== job 8167 ==
==> flow/design.v (excerpt) <==
module JAM (
input CLK,
input RST,
output reg [2:0] W,
output reg [2:0] J,
input [6:0] Cost,
output reg [3:0] MatchCount,
output reg [9:0] MinCost,
output reg Valid );
Size in the first run: about 79 flip-flops, about 30 I/O pins, roughly 0.0073 mm² of cells after synthesis.
export LEC_CHECK = 0
export ABC_AREA = 1
export CAP_MARGIN = 5
export CORE_ASPECT_RATIO = 0.9
export CORE_MARGIN = 2
export CORE_UTILIZATION = 72
export CTS_CLUSTER_DIAMETER = 223
export CTS_CLUSTER_SIZE = 100
export HOLD_SLACK_MARGIN = 0.3
export SETUP_SLACK_MARGIN = 0.54
export SLEW_MARGIN = 40
export TNS_END_PERCENT = 80
create_clock -name core_clock -period 4.69 [get_ports {CLK}]
run.sh (not shown) runs the stock make flow with config.mk's settings and CLKGATE_MAP_FILE=.
The inputs of job 5407 differ from those of job 8167 as listed below.
Settings: clearing CTS_CLUSTER_DIAMETER, which used to be 223; putting PLACE_DENSITY at 0.42 where nothing was set; clearing HOLD_SLACK_MARGIN, which used to be 0.3; swapping 40 for 20 in SLEW_MARGIN; clearing CORE_ASPECT_RATIO, which used to be 0.9; clearing TNS_END_PERCENT, which used to be 80; clearing CTS_CLUSTER_SIZE, which used to be 100; swapping 5 for 20 in CAP_MARGIN; clearing SETUP_SLACK_MARGIN, which used to be 0.54; swapping 4.69 for 2.99 in the clock period (ns, I/O delays scaled along).
Notes after the runs:
- Job 5407 falls short of job 8167 in post-route cell area.
- | synthesis-to-finish area growth | higher: job 5407 |
- Taking job 8167 as the reference point, the share of power burned in the clock network of job 5407 falls by 4.7 points.
- Sort job 5407 and job 8167 by non-clock buffer count, descending, and job 5407 comes first.
Inputs modified between job 5407 and job 1895:
Settings: CORE_UTILIZATION changed from 72 to 9; PLACE_DENSITY removed (was 0.42); ABC_AREA removed (was 1); the clock period (ns, I/O delays scaled along) changed from 2.99 to 10.1.
==> results <==
When the final numbers for job 1895 and job 5407 were put side by side, the final design utilization turned out to be smaller in job 1895.
As far as residual overflow from global routing is concerned, job 5407 and job 1895 perform about the same.
Worst IR drop on VDD (job 1895 vs. job 5407) decreases by more than half
Job 1895: largest incremental delay on the critical path 0.18 ns below job 5407
Looking only at total number of tap cells, and setting everything else aside, the lower value of job 1895 and job 5407 goes to job 5407.
Looking at largest non-sequential cell family by area, the simple AND/OR/NAND/NOR gates result is from job 5407; the AND-OR/OR-AND gates one comes from job 1895.
Going from job 5407 to job 1895, path depth of the worst reg2reg path went down 5; wire length went down 4900 µm.
Edits applied to the flow inputs when going from job 1895 to job 1324:
Settings: a change of CORE_UTILIZATION from 9 to 72; an added ABC_AREA of 1; an added CTS_CLUSTER_DIAMETER of 335; a change of the clock period (ns, I/O delays scaled along) from 10.1 to 2.11.
- Across job 1895 and job 1324, a clean result was obtained everywhere but in job 1324.
- [compare] base=job 1895 new=job 1324: synthesized cell count now sits higher; floorplan-stage core utilization +65 points; horizontal die dimension -about 60%; chip area in the Yosys report grew by 380 µm².
The following lists how job 8867 was set up differently from job 1324:
Settings: a change of CTS_CLUSTER_DIAMETER from 335 to 191; a change of CORE_UTILIZATION from 72 to 64; an added CTS_CLUSTER_SIZE of 100; a change of the clock period (ns, I/O delays scaled along) from 2.11 to 8.0.
### Flow results
- Among job 1324 and job 8867, the run that stopped before the end is job 1324, and it is the only one.
- Status(job 1324) = ERROR, stage = global routing (5_1_grt)
- Pre-CTS worst setup slack improves in job 8867 relative to job 1324.
- Against job 1324, width of the chip in job 8867 rose by a few percent.
- Job 1324 -> job 8867: number of buffers inserted by port buffering delta 0, exact match
- Diff job 1324 -> job 8867: core utilization at floorplan has decreased; floorplan die area saw an increase; row count up 3.
- On placed cell count: between job 8867 and job 1324, it ends up lower for job 8867.
The inputs of job 7293 differ from those of job 8867 as listed below.
Settings: SETUP_SLACK_MARGIN now 2.3, previously not set; CTS_CLUSTER_DIAMETER now 400, was 191; CORE_UTILIZATION now 40, was 64; ABC_AREA no longer set, was 1.
Job 7293 vs. job 8867: combinational group share of total power flat, share of power burned in registers now smaller, count of non-filler cells in the finished layout shrank by 167, time the final worst path needs with I/O delays and setup went up by 0.46 ns. Job 7293: setup slack is 0.46 ns lower than what job 8867 reported. Job 7293 vs job 8867, dominant kind of combinational cell: AND-OR/OR-AND gates vs simple AND/OR/NAND/NOR gates. Largest stage delay on the critical path is higher on job 8867. Summary of job 7293 over job 8867: wire length of the first global-routing pass dropped 2100 µm; multi-input combinational cell count lost about 22%; wire length moved down. Between job 7293 and job 8867, it is job 7293 whose portion of the post-synthesis area used by sequential elements is higher, by 1.5 points. First-iteration DRC count on job 7293 is down relative to job 8867.

---

Starting RTL as in the previous note.
// JAM
module JAM (
input CLK,
input RST,
output reg [2:0] W,
output reg [2:0] J,
input [6:0] Cost,
output reg [3:0] MatchCount,
output reg [9:0] MinCost,
output reg Valid );
reg [5:0]state;
reg [2:0]num[0:7];
reg [4:0]ix;
reg [9:0]tempCost;
reg [4:0]changePoint;
reg [4:0]n;
reg [4:0]max_min_pos;
reg [4:0]max_min_value;
always @(posedge CLK or posedge RST) 
begin
    if(RST)
    begin
		  W <= 0;
		  J <= 0;
		  Valid <= 0;
		  num[0] <= 0;
		  num[1] <= 1;
		  num[2] <= 2;
		  num[3] <= 3;
		  num[4] <= 4;
		  num[5] <= 5;
		  num[6] <= 6;
		  num[7] <= 7;
		  state <= 0;
		  ix <= 1;
		  tempCost <= 0;
		  MatchCount <= 0;
		  MinCost <= 1023;
		  changePoint <= 0;
		  n <= 10;
		  max_min_pos <= 0;
		  max_min_value <= 10;
    end
    else 
    begin
		case(state)
			5'd0:
			begin
				if(ix > 8)
				begin
					if(tempCost < MinCost)
					begin
						MatchCount <= 1;
						MinCost <= tempCost;
					end
					else if(tempCost == MinCost)
					begin
						MatchCount <= MatchCount + 1;
					end
					ix <= 1;
					tempCost <= 0;
					state <= 1;
				end
				else if(ix == 8)
				begin
					tempCost <= tempCost + Cost;
					ix <= ix + 1;
				end
				else
				begin
					tempCost <= tempCost + Cost;
					W <= ix;
					J <= num[ix];
					ix <= ix + 1;
				end
			end
			5'd1:
			begin
				if(num[7] > num[6])
				begin
					num[6] <= num[7];
					num[7] <= num[6];
					state <= 0;
					W <= 0;
					J <= num[0];
				end
  ...
clock: 8.0 ns
lec_check: 0
abc_area: 1
cap_margin: 25
cell_pad_in_sites_detail_placement: 0
cell_pad_in_sites_global_placement: 3
core_margin: 2
core_utilization: 40
cts_cluster_size: 67
gpl_routability_driven: 0
gpl_timing_driven: 0
hold_slack_margin: 0.13
min_routing_layer: met2
place_density: 0.55
slew_margin: 25
Then changed:
==> flow/config.mk (replaced) <==
export PLATFORM = sky130hd
export DESIGN_NAME = JAM
export DESIGN_NICKNAME = JAM
export VERILOG_FILES = /design/flow/design.v
export SDC_FILE = /design/flow/constraint.sdc
export NUM_CORES = 4
export LEC_CHECK = 0
export ABC_AREA = 1
export CAP_MARGIN = 20
export CORE_MARGIN = 2
export CORE_UTILIZATION = 64
export CTS_CLUSTER_DIAMETER = 219
export CTS_CLUSTER_SIZE = 100
export SETUP_SLACK_MARGIN = 1.88
export SLEW_MARGIN = 20
The changed run ran to the end with no violations. Die area went down by about 37%. Setup slack gains 0.39 ns. Global-route usage went down by 6.0 points. Cell area went down by about 3.5%. Routed wire length went down by about 20%. Clock skew went down by 0.0054 ns.

---

Setup of oak:
The RTL this note starts from:
==> flow/design.v <==
module JAM (
input CLK,
input RST,
output reg [2:0] W,
output reg [2:0] J,
input [6:0] Cost,
output reg [3:0] MatchCount,
output reg [9:0] MinCost,
output reg Valid );
reg [5:0]state;
reg [2:0]num[0:7];
reg [4:0]ix;
reg [9:0]tempCost;
reg [4:0]changePoint;
reg [4:0]n;
reg [4:0]max_min_pos;
reg [4:0]max_min_value;
always @(posedge CLK or posedge RST) 
begin
    if(RST)
    begin
		  W <= 0;
		  J <= 0;
		  Valid <= 0;
		  num[0] <= 0;
		  num[1] <= 1;
		  num[2] <= 2;
		  num[3] <= 3;
		  num[4] <= 4;
		  num[5] <= 5;
		  num[6] <= 6;
		  num[7] <= 7;
		  state <= 0;
		  ix <= 1;
		  tempCost <= 0;
		  MatchCount <= 0;
		  MinCost <= 1023;
		  changePoint <= 0;
		  n <= 10;
		  max_min_pos <= 0;
		  max_min_value <= 10;
    end
    else 
    begin
		case(state)
			5'd0:
			begin
				if(ix > 8)
				begin
					if(tempCost < MinCost)
					begin
						MatchCount <= 1;
						MinCost <= tempCost;
					end
					else if(tempCost == MinCost)
					begin
						MatchCount <= MatchCount + 1;
					end
					ix <= 1;
					tempCost <= 0;
					state <= 1;
				end
				else if(ix == 8)
				begin
					tempCost <= tempCost + Cost;
					ix <= ix + 1;
				end
				else
				begin
					tempCost <= tempCost + Cost;
					W <= ix;
					J <= num[ix];
					ix <= ix + 1;
				end
			end
			5'd1:
			begin
				if(num[7] > num[6])
				begin
					num[6] <= num[7];
					num[7] <= num[6];
					state <= 0;
					W <= 0;
					J <= num[0];
				end
				else if(num[6] > num[5])
				begin
					 if(num[7] > num[5] && num[7] < num[6])
					 begin
						num[7] <= num[6];
						num[5] <= num[7];
						num[6] <= num[5];
						state <= 0;
						W <= 0;
						J <= num[0];
					 end
					 else
					 begin
						num[5] <= num[6];
						num[6] <= num[7];
						num[7] <= num[5];
						state <= 0;
						W <= 0;
						J <= num[0];
					 end
				end
				else if(num[5] > num[4])
				begin
						if(num[6] < num[4] && ((num[7] < num[4]) || num[5] < num[7]) )
						begin
							num[4] <= num[5];
							num[5] <= num[7];
							num[7] <= num[4];
						end
						else if(num[6] > num[4] && num[5] > num[6] && num[7] < num[4])
						begin
							num[4] <= num[6];
							num[5] <= num[7];
							num[6] <= num[4];
							num[7] <= num[5];
						end
						else if(num[7] > num[4] && num[7] < num[6] && num[7] < num[5])
						begin
							num[4] <= num[7];
							num[5] <= num[4];
							num[7] <= num[5];
						end
						state <= 0;
						W <= 0;
						J <= num[0];
				end
				else if(num[4] > num[3])
				begin
					changePoint <= 3;
					state <= 2;
					n <= 4;
				end
				else if(num[3] > num[2])
				begin
					changePoint <= 2;
					state <= 2;
					n <= 3;
				end
				else if(num[2] > num[1])
				begin
					changePoint <= 1;
					state <= 2;
					n <= 2;
				end
				else if(num[1] > num[0])
				begin
					changePoint <= 0;
					state <= 2;
					n <= 1;
				end
				else
					state <= 4;
			end
			5'd2:
			begin
				if(n >= 8)
				begin
					num[changePoint] <= num[max_min_pos];
					num[max_min_pos] <= num[changePoint];
					state <= 3;
					max_min_value <= 10;
				end
				else
				begin
					if(num[n] > num[changePoint] && num[n] < max_min_value)
					begin
						max_min_pos <= n;
						max_min_value <= num[n];
					end
					n <= n + 1;
				end
			end
			5'd3:
			begin
				if(changePoint == 4)
				begin
					num[5] <= num[7];
					num[7] <= num[5];
				end
				else if(changePoint == 3)
				begin
					num[4] <= num[7];
					num[5] <= num[6];
					num[6] <= num[5];
					num[7] <= num[4];
				end
				else if(changePoint == 2)
				begin
					num[3] <= num[7];
					num[4] <= num[6];
					num[6] <= num[4];
					num[7] <= num[3];
				end
				else if(changePoint == 1)
				begin
					num[2] <= num[7];
					num[3] <= num[6];
					num[4] <= num[5];
					num[5] <= num[4];
					num[6] <= num[3];
					num[7] <= num[2];
				end
				else if(changePoint == 0)
				begin
					num[1] <= num[7];
					num[2] <= num[6];
					num[3] <= num[5];
					num[5] <= num[3];
					num[6] <= num[2];
					num[7] <= num[1];
				end
					state <= 0;
					W <= 0;
					J <= num[0];
			end
			5'd4:
			begin
				Valid <= 1;
			end
		endcase
    end
end
endmodule
==> flow/config.mk <==
export PLATFORM = sky130hd
export DESIGN_NAME = JAM
export DESIGN_NICKNAME = JAM
export VERILOG_FILES = /design/flow/design.v
export SDC_FILE = /design/flow/constraint.sdc
export NUM_CORES = 4
export LEC_CHECK = 0
export ABC_AREA = 1
export CAP_MARGIN = 20
export CORE_ASPECT_RATIO = 1.33
export CORE_MARGIN = 2
export CORE_UTILIZATION = 72
export CTS_CLUSTER_DIAMETER = 345
export PLACE_DENSITY = 0.42
export SLEW_MARGIN = 20
==> flow/constraint.sdc <==
create_clock -name core_clock -period 2.56 [get_ports {CLK}]
set_input_delay 0.5120 -clock core_clock [delete_from_list [all_inputs] [get_ports {CLK}]]
set_output_delay 0.5120 -clock core_clock [all_outputs]
set_load 0.01 [all_outputs]
Finished, but not clean: oak, with setup timing.
### oak -> pine
# oak
export LEC_CHECK = 0
export ABC_AREA = 1
export CAP_MARGIN = 20
export CORE_ASPECT_RATIO = 1.33
export CORE_MARGIN = 2
export CORE_UTILIZATION = 72
export CTS_CLUSTER_DIAMETER = 345
export PLACE_DENSITY = 0.42
export SLEW_MARGIN = 20
create_clock -name core_clock -period 2.56 [get_ports {CLK}]
# pine
export LEC_CHECK = 0
export CAP_MARGIN = 20
export CORE_MARGIN = 2
export CORE_UTILIZATION = 40
export SETUP_SLACK_MARGIN = 0.32
export SLEW_MARGIN = 20
create_clock -name core_clock -period 3.72 [get_ports {CLK}]
## What came out
pine has completed all stages; timing, DRC and antenna checks passed.
Per the comparison of pine with oak, setup TNS after final layout higher; register fraction of the total cell area higher; switching component of the power lower.
Of the two values seen for largest power group, the clock network was produced by pine and sequential cells by oak.
Delta (pine minus oak): actual slew at the worst max-slew pin +300 ps, utilization fell 40 points, number of clock-tree buffers in the layout shrank by 2, cell area went down 7.3%.
Input changes introduced in birch (baseline for comparison: pine):
# pine
export LEC_CHECK = 0
export CAP_MARGIN = 20
export CORE_MARGIN = 2
export CORE_UTILIZATION = 40
export SETUP_SLACK_MARGIN = 0.32
export SLEW_MARGIN = 20
create_clock -name core_clock -period 3.72 [get_ports {CLK}]
# birch
export LEC_CHECK = 0
export CAP_MARGIN = 20
export CELL_PAD_IN_SITES_DETAIL_PLACEMENT = 1
export CORE_MARGIN = 2
export CORE_UTILIZATION = 40
export GPL_TIMING_DRIVEN = 0
export SETUP_SLACK_MARGIN = -0.79
export SLEW_MARGIN = 20
create_clock -name core_clock -period 8.0 [get_ports {CLK}]
==> results <==
The share of the core filled with cells in the final layout of birch and that of pine are within noise of each other.
Against pine, birch reports a global-route met1 utilization that is higher.
On post-layout instance area, birch and pine are neck and neck.
The run with more setup slack is birch; pine has less.
What maple does differently from birch at the input level:
# birch
export LEC_CHECK = 0
export CAP_MARGIN = 20
export CELL_PAD_IN_SITES_DETAIL_PLACEMENT = 1
export CORE_MARGIN = 2
export CORE_UTILIZATION = 40
export GPL_TIMING_DRIVEN = 0
export SETUP_SLACK_MARGIN = -0.79
export SLEW_MARGIN = 20
create_clock -name core_clock -period 8.0 [get_ports {CLK}]
# maple
export LEC_CHECK = 0
export ABC_AREA = 1
export CAP_MARGIN = 25
export CELL_PAD_IN_SITES_DETAIL_PLACEMENT = 2
export CORE_MARGIN = 2
export CORE_UTILIZATION = 40
export CTS_CLUSTER_SIZE = 67
export GPL_ROUTABILITY_DRIVEN = 0
export GPL_TIMING_DRIVEN = 0
export HOLD_SLACK_MARGIN = 0.13
export PLACE_DENSITY = 0.55
export SLEW_MARGIN = 25
create_clock -name core_clock -period 8.0 [get_ports {CLK}]
## What came out
maple: done, clean on timing, DRC and antenna
maple: register-to-register setup slack is 80 ps lower than what birch reported.
Highest metal layer used by the detailed router: met4 -> birch, met5 -> maple
maple ends up with higher clock transition at the register clock pins on the worst setup and hold paths after CTS than birch does.
From birch to maple the numbers moved as follows: routed length on met3 increased 130%, total wire length after detailed routing increased 67%.
Of birch and maple, maple shows the higher minimum hold slack, with birch below it.
Power and IR drop assume default switching activity.
